==> job 4560: inputs <==
==> flow/design.v <==
module control_unit (
    input wire clk,
    input wire reset,
    input wire [3:0] opcode,
    input wire zero_flag,
    input wire carry_flag,
    output reg pc_inc,
    output reg pc_load,
    output reg ir_load,
    output reg acc_load,
    output reg mar_load,
    output reg mdr_load,
    output reg addr_sel,
    output reg mem_write
);
    localparam [2:0] 
        FETCH     = 3'b000,
        DECODE    = 3'b001,
        EXECUTE   = 3'b010,
        MEM_READ  = 3'b011,
        MEM_WRITE = 3'b100;
    reg [2:0] current_state, next_state;
    always @(posedge clk or posedge reset) begin
        if (reset)
            current_state <= FETCH;
        else
            current_state <= next_state;
    end
    always @(*) begin
        next_state = current_state;  
        case (current_state)
            FETCH: next_state = DECODE;
            DECODE: next_state = EXECUTE;
            EXECUTE: begin
                case (opcode)
                    4'b0001, 4'b0010, 4'b0011: next_state = MEM_READ;  
                    4'b0100: next_state = MEM_READ;   
                    4'b0101: next_state = MEM_WRITE;  
                    4'b1001: next_state = FETCH;      
                    4'b1010: next_state = FETCH;      
                    4'b1011: next_state = FETCH;      
                    default: next_state = FETCH;
                endcase
            end
            MEM_READ: next_state = FETCH;
            MEM_WRITE: next_state = FETCH;
            default: next_state = FETCH;
        endcase
    end
always @(*) begin
    pc_inc = 1'b0;
    pc_load = 1'b0;
    ir_load = 1'b0;
    acc_load = 1'b0;
    mar_load = 1'b0;
    mdr_load = 1'b0;
    addr_sel = 1'b0;
    mem_write = 1'b0;
    case (current_state)
        FETCH: begin
            pc_inc = 1'b1;
            ir_load = 1'b1;
        end
        DECODE: begin
            mar_load = 1'b1;
        end
        EXECUTE: begin
            case (opcode)
                4'b0101: begin   
                    mdr_load = 1'b1;
                end
                4'b0110: begin   
                    acc_load = 1'b1;
                end
                4'b0111: begin   
                    acc_load = 1'b1;
                end
                4'b1000: begin   
                    acc_load = 1'b1;
                end
                4'b1001: begin   
                    pc_load = 1'b1;
                end
                4'b1010: begin   
                    pc_load = zero_flag;
                end
                4'b1011: begin   
                    pc_load = carry_flag;
                end
                default: begin   
                end
            endcase
        end
        MEM_READ: begin   
            addr_sel = 1'b1;
            acc_load = 1'b1;
        end
        MEM_WRITE: begin
            addr_sel = 1'b1;
            mem_write = 1'b1;
        end
    endcase
end
endmodule
module datapath (
    input wire clk,
    input wire reset,
    input wire [7:0] data_in,
    input wire pc_inc,
    input wire pc_load,
    input wire ir_load,
    input wire acc_load,
    input wire mar_load,
    input wire mdr_load,
    input wire addr_sel,
    output reg [7:0] instruction,
    output reg [3:0] opcode,
    output reg [3:0] operand,
    output reg [7:0] alu_result,
    output reg zero_flag,
    output reg carry_flag,
    output reg [7:0] data_out,
    output reg [7:0] address
);
    reg [7:0] pc;         
    reg [7:0] acc;        
    reg [7:0] mar;        
    reg [7:0] mdr;        
    reg       carry;      
    reg [8:0] alu_temp;   
    always @(posedge clk or posedge reset) begin
        if (reset)
            instruction <= 8'b0;
        else if (ir_load)
            instruction <= data_in;
    end
    always @(*) begin
        opcode = instruction[7:4];
        operand = instruction[3:0];
    end
    always @(posedge clk or posedge reset) begin
        if (reset)
            pc <= 8'b0;
        else if (pc_load)
            pc <= {4'b0, operand};   
        else if (pc_inc)
            pc <= pc + 1;            
    end
    always @(posedge clk or posedge reset) begin
        if (reset) begin
            acc <= 8'b0;
            carry <= 1'b0;
        end else if (acc_load) begin
            acc <= alu_result;
            carry <= alu_temp[8];
        end
    end
    always @(posedge clk or posedge reset) begin
        if (reset)
            mar <= 8'b0;
        else if (mar_load)
            mar <= {4'b0, operand};  
    end
    always @(posedge clk or posedge reset) begin
        if (reset)
            mdr <= 8'b0;
        else if (mdr_load)
            mdr <= acc;  
    end
    always @(*) begin
        alu_temp = 9'b0;
        case (opcode)
            4'b0001: alu_temp = {1'b0, acc} + {1'b0, data_in};  
            4'b0010: alu_temp = {1'b0, acc} - {1'b0, data_in};  
            4'b0011: alu_temp = acc & data_in;                  
            4'b0100: alu_temp = data_in;                        
            4'b0110: alu_temp = ~{1'b0, acc};                   
            4'b0111: alu_temp = {acc, 1'b0};                    
            4'b1000: alu_temp = {1'b0, acc[7:1]};               
            default: alu_temp = {1'b0, acc};
        endcase
        alu_result = alu_temp[7:0];
        carry_flag = carry;
        zero_flag = (acc == 8'b0);
    end
    always @(*) begin
        data_out = mdr;
        address = (addr_sel) ? mar : pc;
    end
endmodule
module cpu_8bit (
    input wire clk,
    input wire reset,
    input wire [7:0] data_in,
    output wire [7:0] data_out,
    output wire [7:0] address,
    output wire mem_write
);
    wire [7:0] instruction;
    wire [3:0] opcode;
    wire [3:0] operand;
    wire [7:0] alu_result;
    wire zero_flag;
    wire carry_flag;
    wire pc_inc;
    wire pc_load;
    wire ir_load;
    wire acc_load;
    wire mar_load;
    wire mdr_load;
    wire addr_sel;
    control_unit ctrl (
        .clk(clk),
        .reset(reset),
        .opcode(opcode),
        .zero_flag(zero_flag),
        .carry_flag(carry_flag),
        .pc_inc(pc_inc),
        .pc_load(pc_load),
        .ir_load(ir_load),
        .acc_load(acc_load),
        .mar_load(mar_load),
        .mdr_load(mdr_load),
        .addr_sel(addr_sel),
        .mem_write(mem_write)
    );
    datapath dp (
        .clk(clk),
        .reset(reset),
        .data_in(data_in),
        .pc_inc(pc_inc),
        .pc_load(pc_load),
        .ir_load(ir_load),
        .acc_load(acc_load),
        .mar_load(mar_load),
        .mdr_load(mdr_load),
        .addr_sel(addr_sel),
        .instruction(instruction),
        .opcode(opcode),
        .operand(operand),
        .alu_result(alu_result),
        .zero_flag(zero_flag),
        .carry_flag(carry_flag),
        .data_out(data_out),
        .address(address)
    );
endmodule
==> flow/run.sh <==
#!/bin/bash
# the make line also repeats each setting of config.mk as NAME=value (left out here)
make -C /OpenROAD-flow-scripts/flow DESIGN_CONFIG=/design/flow/config.mk WORK_HOME=/design/flow/orfs CLKGATE_MAP_FILE= finish
==> flow/config.mk <==
export PLATFORM = sky130hd
export DESIGN_NAME = cpu_8bit
export DESIGN_NICKNAME = cpu_8bit
export VERILOG_FILES = /design/flow/design.v
export SDC_FILE = /design/flow/constraint.sdc
export NUM_CORES = 4
export LEC_CHECK = 0
export CAP_MARGIN = 20
export CORE_MARGIN = 2
export CORE_UTILIZATION = 72
export CTS_CLUSTER_DIAMETER = 105
export CTS_CLUSTER_SIZE = 47
export PLACE_DENSITY = 0.36
export SLEW_MARGIN = 20
==> flow/constraint.sdc <==
create_clock -name core_clock -period 3.33 [get_ports {clk}]
set_input_delay 0.6660 -clock core_clock [delete_from_list [all_inputs] [get_ports {clk}]]
set_output_delay 0.6660 -clock core_clock [all_outputs]
set_load 0.01 [all_outputs]
==> job 8165 (differences from job 4560) <==
- ABC_AREA: unset -> 1
- CORE_ASPECT_RATIO: unset -> 1.35
- CTS_CLUSTER_DIAMETER: 105 -> 172
- CTS_CLUSTER_SIZE: 47 -> 99
- PLACE_DENSITY: 0.36 -> unset
==> flow/constraint.sdc (replaced) <==
create_clock -name core_clock -period 2.62 [get_ports {clk}]
set_input_delay 0.5240 -clock core_clock [delete_from_list [all_inputs] [get_ports {clk}]]
set_output_delay 0.5240 -clock core_clock [all_outputs]
set_load 0.01 [all_outputs]
==> job 1969 (differences from job 4560) <==
- CORE_ASPECT_RATIO: unset -> 1.62
- CORE_UTILIZATION: 72 -> 40
- CTS_CLUSTER_DIAMETER: 105 -> unset
- CTS_CLUSTER_SIZE: 47 -> unset
- PLACE_DENSITY: 0.36 -> unset
- SETUP_SLACK_MARGIN: unset -> 1.11
==> flow/constraint.sdc (replaced) <==
create_clock -name core_clock -period 4.0 [get_ports {clk}]
set_input_delay 0.8000 -clock core_clock [delete_from_list [all_inputs] [get_ports {clk}]]
set_output_delay 0.8000 -clock core_clock [all_outputs]
set_load 0.01 [all_outputs]
==> job 7706 (differences from job 4560) <==
- CTS_CLUSTER_DIAMETER: 105 -> 35
- CTS_CLUSTER_SIZE: 47 -> unset
- PLACE_DENSITY: 0.36 -> unset
- SETUP_SLACK_MARGIN: unset -> 0.42
==> flow/constraint.sdc (replaced) <==
create_clock -name core_clock -period 2.7 [get_ports {clk}]
set_input_delay 0.5400 -clock core_clock [delete_from_list [all_inputs] [get_ports {clk}]]
set_output_delay 0.5400 -clock core_clock [all_outputs]
set_load 0.01 [all_outputs]
==> qor.csv <==
metric,value,unit
status,"complete, no violations",
WP data required,4160,ps
ANT cells,0,
initial DRC count,118,
"Hold Violations, Final",0,
Psw,1.24,mW
Synth top cell by count,dfrtp_1,
nets,349,
the above is filed under job 1969

==> qor.csv <==
metric,value,unit
Psw,1.49,mW
status,"complete, no violations",
Setup-failing EPs final,0,
"Hold Violations, Final",0,
initial DRC count,311,
Yosys Instances,299,
Synth top cell by count,dfrtp_1,
Slew HR,38.8,%
nets,353,
1st-pass router iterations,6,
the above is filed under job 4560

==> qor.csv <==
metric,value,unit
flip-flops with a built-in enable,0,
Run Error,"[ERROR DPL-0038] Utilization greater than 100%, impossible to legalize",
Synth top cell by count,dfrtp_1,
"XOR Share, Synth",5.82,%
Halt Stage,clock tree synthesis (4_1_cts),
top cells by area,"dfrtp_1 35%, mux2_2 8.7%, ha_1 4.8%",
register share after synthesis,35.0,%
status,aborted with a tool error,
the above is filed under job 7706

==> qor.csv <==
metric,value,unit
nets,472,
ANT cells,0,
Psw,2.51,mW
Failed Checks,negative setup slack,
setup ws final,-153,ps
Setup-failing EPs final,7,
"Hold Violations, Final",0,
status,failed layout checks,
the above is filed under job 8165


---

==> try-umber <==
RTL: the design.v shown in full above, as it stands there.
clock: 4.0 ns
lec_check: 0
cap_margin: 30
cell_pad_in_sites_detail_placement: 2
cell_pad_in_sites_global_placement: 3
core_aspect_ratio: 0.97
core_margin: 10
core_utilization: 68
cts_cluster_diameter: 256
gpl_routability_driven: 1
gpl_timing_driven: 0
max_routing_layer: met4
setup_slack_margin: 1.11
slew_margin: 5
tns_end_percent: 100
run.sh (not shown) runs the stock make flow with config.mk's settings and CLKGATE_MAP_FILE=.
==> try-lagoon (differences from try-umber) <==
==> flow/config.mk (replaced) <==
export PLATFORM = sky130hd
export DESIGN_NAME = cpu_8bit
export DESIGN_NICKNAME = cpu_8bit
export VERILOG_FILES = /design/flow/design.v
export SDC_FILE = /design/flow/constraint.sdc
export NUM_CORES = 4
export LEC_CHECK = 0
export CAP_MARGIN = 30
export CELL_PAD_IN_SITES_DETAIL_PLACEMENT = 1
export CORE_ASPECT_RATIO = 1.62
export CORE_MARGIN = 2
export CORE_UTILIZATION = 40
export CTS_CLUSTER_DIAMETER = 104
export GPL_ROUTABILITY_DRIVEN = 0
export MAX_ROUTING_LAYER = met4
export SETUP_SLACK_MARGIN = 1.11
export SLEW_MARGIN = 5
==> try-sierra (differences from try-umber) <==
==> flow/config.mk (replaced) <==
export PLATFORM = sky130hd
export DESIGN_NAME = cpu_8bit
export DESIGN_NICKNAME = cpu_8bit
export VERILOG_FILES = /design/flow/design.v
export SDC_FILE = /design/flow/constraint.sdc
export NUM_CORES = 4
export LEC_CHECK = 0
export CAP_MARGIN = 20
export CORE_MARGIN = 2
export CORE_UTILIZATION = 28
export SLEW_MARGIN = 20
==> flow/constraint.sdc (replaced) <==
create_clock -name core_clock -period 5.85 [get_ports {clk}]
set_input_delay 1.1700 -clock core_clock [delete_from_list [all_inputs] [get_ports {clk}]]
set_output_delay 1.1700 -clock core_clock [all_outputs]
set_load 0.01 [all_outputs]
==> comparison <==
try-umber did not get past global placement without I/O (3_1_place_gp_skip_io). try-lagoon passed the timing, DRC and antenna checks. try-sierra passed the timing, DRC and antenna checks. In synthesized cell count, try-lagoon and try-sierra do not differ. Against try-sierra, the via count of try-lagoon is larger by 5.1%. Against try-lagoon, the first-iteration DRC count of try-sierra is larger by 69%. In try-sierra the total power is lower than in try-lagoon, by about 40%. Non-clock buffer count: try-sierra is lower than try-lagoon (11). Of try-lagoon and try-sierra, try-lagoon has the higher combinational power (gap about 70%, measured against try-sierra). Sequential cell count is the same in try-sierra and try-lagoon. In try-sierra the cell count is larger than in try-lagoon, by about 10%. In try-sierra the clock skew is lower than in try-lagoon, by 0.99 ps. Area after synthesis is the same in try-umber and try-sierra.
==> figures <==
Met1 track utilization from global routing: try-lagoon 24.3%; try-sierra 19.2%; try-umber -
Number of inverters outside the clock class in the layout: try-lagoon 13; try-sierra 13; try-umber -
Router iterations before antenna repair: try-lagoon 4; try-sierra 5; try-umber -
Origin of the critical flop-to-flop path: try-lagoon dp.instruction[6]; try-sierra dp.instruction[4]; try-umber -
CTS tree: try-lagoon built; try-sierra built; try-umber -
Max cap viols: try-lagoon 0; try-sierra 0; try-umber -
HPWL reported at the end of detailed placement: try-lagoon 6160 um; try-sierra 5210 um; try-umber -
CP bufs+invs: try-lagoon 1; try-sierra 2; try-umber -
Critical Path Slowest Stage Cell: try-lagoon sky130_fd_sc_hd__clkdlybuf4s50_1; try-sierra sky130_fd_sc_hd__clkdlybuf4s50_1; try-umber -
Boundary Pins: try-lagoon 27; try-sierra 27; try-umber -
Outcome: try-lagoon timing/DRC/antenna clean; try-sierra timing/DRC/antenna clean; try-umber stopped before the end
Stage where the flow stopped: try-lagoon -; try-sierra -; try-umber global placement without I/O (3_1_place_gp_skip_io)
Hold Vio Cnt, Final: try-lagoon 0; try-sierra 0; try-umber -
Post-detailed-placement cell area: try-lagoon 0.00317 mm2; try-sierra 0.00320 mm2; try-umber -
Via-per-instance ratio: try-lagoon 5.99; try-sierra 5.19; try-umber -
Remaining routing DRC violations: try-lagoon 0; try-sierra 0; try-umber -
Clock share of power: try-lagoon 15.6%; try-sierra 13.7%; try-umber -
Vias in the first global route: try-lagoon 2645; try-sierra 2249; try-umber -
Core Area: try-lagoon 0.00698 mm2; try-sierra 0.00986 mm2; try-umber 0.00409 mm2
Post-CTS Hold Fix Bufs: try-lagoon 0; try-sierra 0; try-umber -
Fin util: try-lagoon 49.6%; try-sierra 33.7%; try-umber -
Met2 routing resource usage after global routing: try-lagoon 39.9%; try-sierra 20.9%; try-umber -
Share of power burned in registers: try-lagoon 29.8%; try-sierra 34.1%; try-umber -

---

==> inputs of job 9519 <==
Starts from the design.v that is shown in full above.
Settings: LEC_CHECK=0, ABC_AREA=1, CAP_MARGIN=20, CORE_MARGIN=2, CORE_UTILIZATION=66, CTS_CLUSTER_SIZE=32, SETUP_SLACK_MARGIN=-0.17, SLEW_MARGIN=20; clock period 2.02 ns.
==> job 4895: changes against job 9519 <==
- ABC_AREA: 1 -> unset
- CORE_UTILIZATION: 66 -> 40
- CTS_CLUSTER_SIZE: 32 -> unset
- SETUP_SLACK_MARGIN: -0.17 -> unset
==> summary of the runs <==
- Job 4895 produced a layout that fails on setup timing. Job 9519 finished with setup timing left.
- In job 4895 the area after synthesis is larger than in job 9519, by 3.1%.
- Against job 4895, the fmax of job 9519 is lower by about 3.6%.
- Power: job 4895 is higher than job 9519 (2.0%).
- In job 4895 the utilization is lower than in job 9519, by 34 points.
- Against job 4895, the global-route usage of job 9519 is higher by 21 points.
- In job 9519 the critical path depth is higher than in job 4895, by 8.
- In job 9519 the first-iteration DRC count is larger than in job 4895, by about 140%.
- Between job 9519 and job 4895, the lower via count is in job 4895 (gap about 35%, measured against job 4895).
==> figures <==
quantity                                                              job 4895                    job 9519
Run status                                          complete, but fails checks  complete, but fails checks
Reasons for failing layout checks                                 setup timing                setup timing
Total design power                                                     6340 uW                     6220 uW
Setup fix buffers added after clock tree synthesis                           7                           4
Met3 Track Usage GR                                                      3.82%                       12.5%
Area overhead of the layout relative to synthesis                        38.2%                       32.5%
Total leakage power                                                 0.00179 uW                  0.00195 uW
Area occupied by registers                                            1000 um2                    1000 um2
Critical Path Slowest Stage Cell                      sky130_fd_sc_hd__dfrtp_2    sky130_fd_sc_hd__dfrtp_1
Wire length on met2                                                    3610 um                     4670 um
Cells on worst reg2reg path                                                  9                          17
Flop2flop setup slack                                                 -0.27 ns                    -0.36 ns
Iteration-0 DRC Markers                                                    265                         626
Largest fanout on the critical path                                          4                           5
Fmax achieved                                                        0.437 GHz                   0.421 GHz
Number of global-route vias before repair                                 2521                        3127
Area fraction in mux cells                                               10.1%                       1.22%
Yosys xor share                                                          5.82%                       2.84%
Inverters, non-clock                                                        13                          58
No activity file was given, so power comes from the tool's default toggle rates.
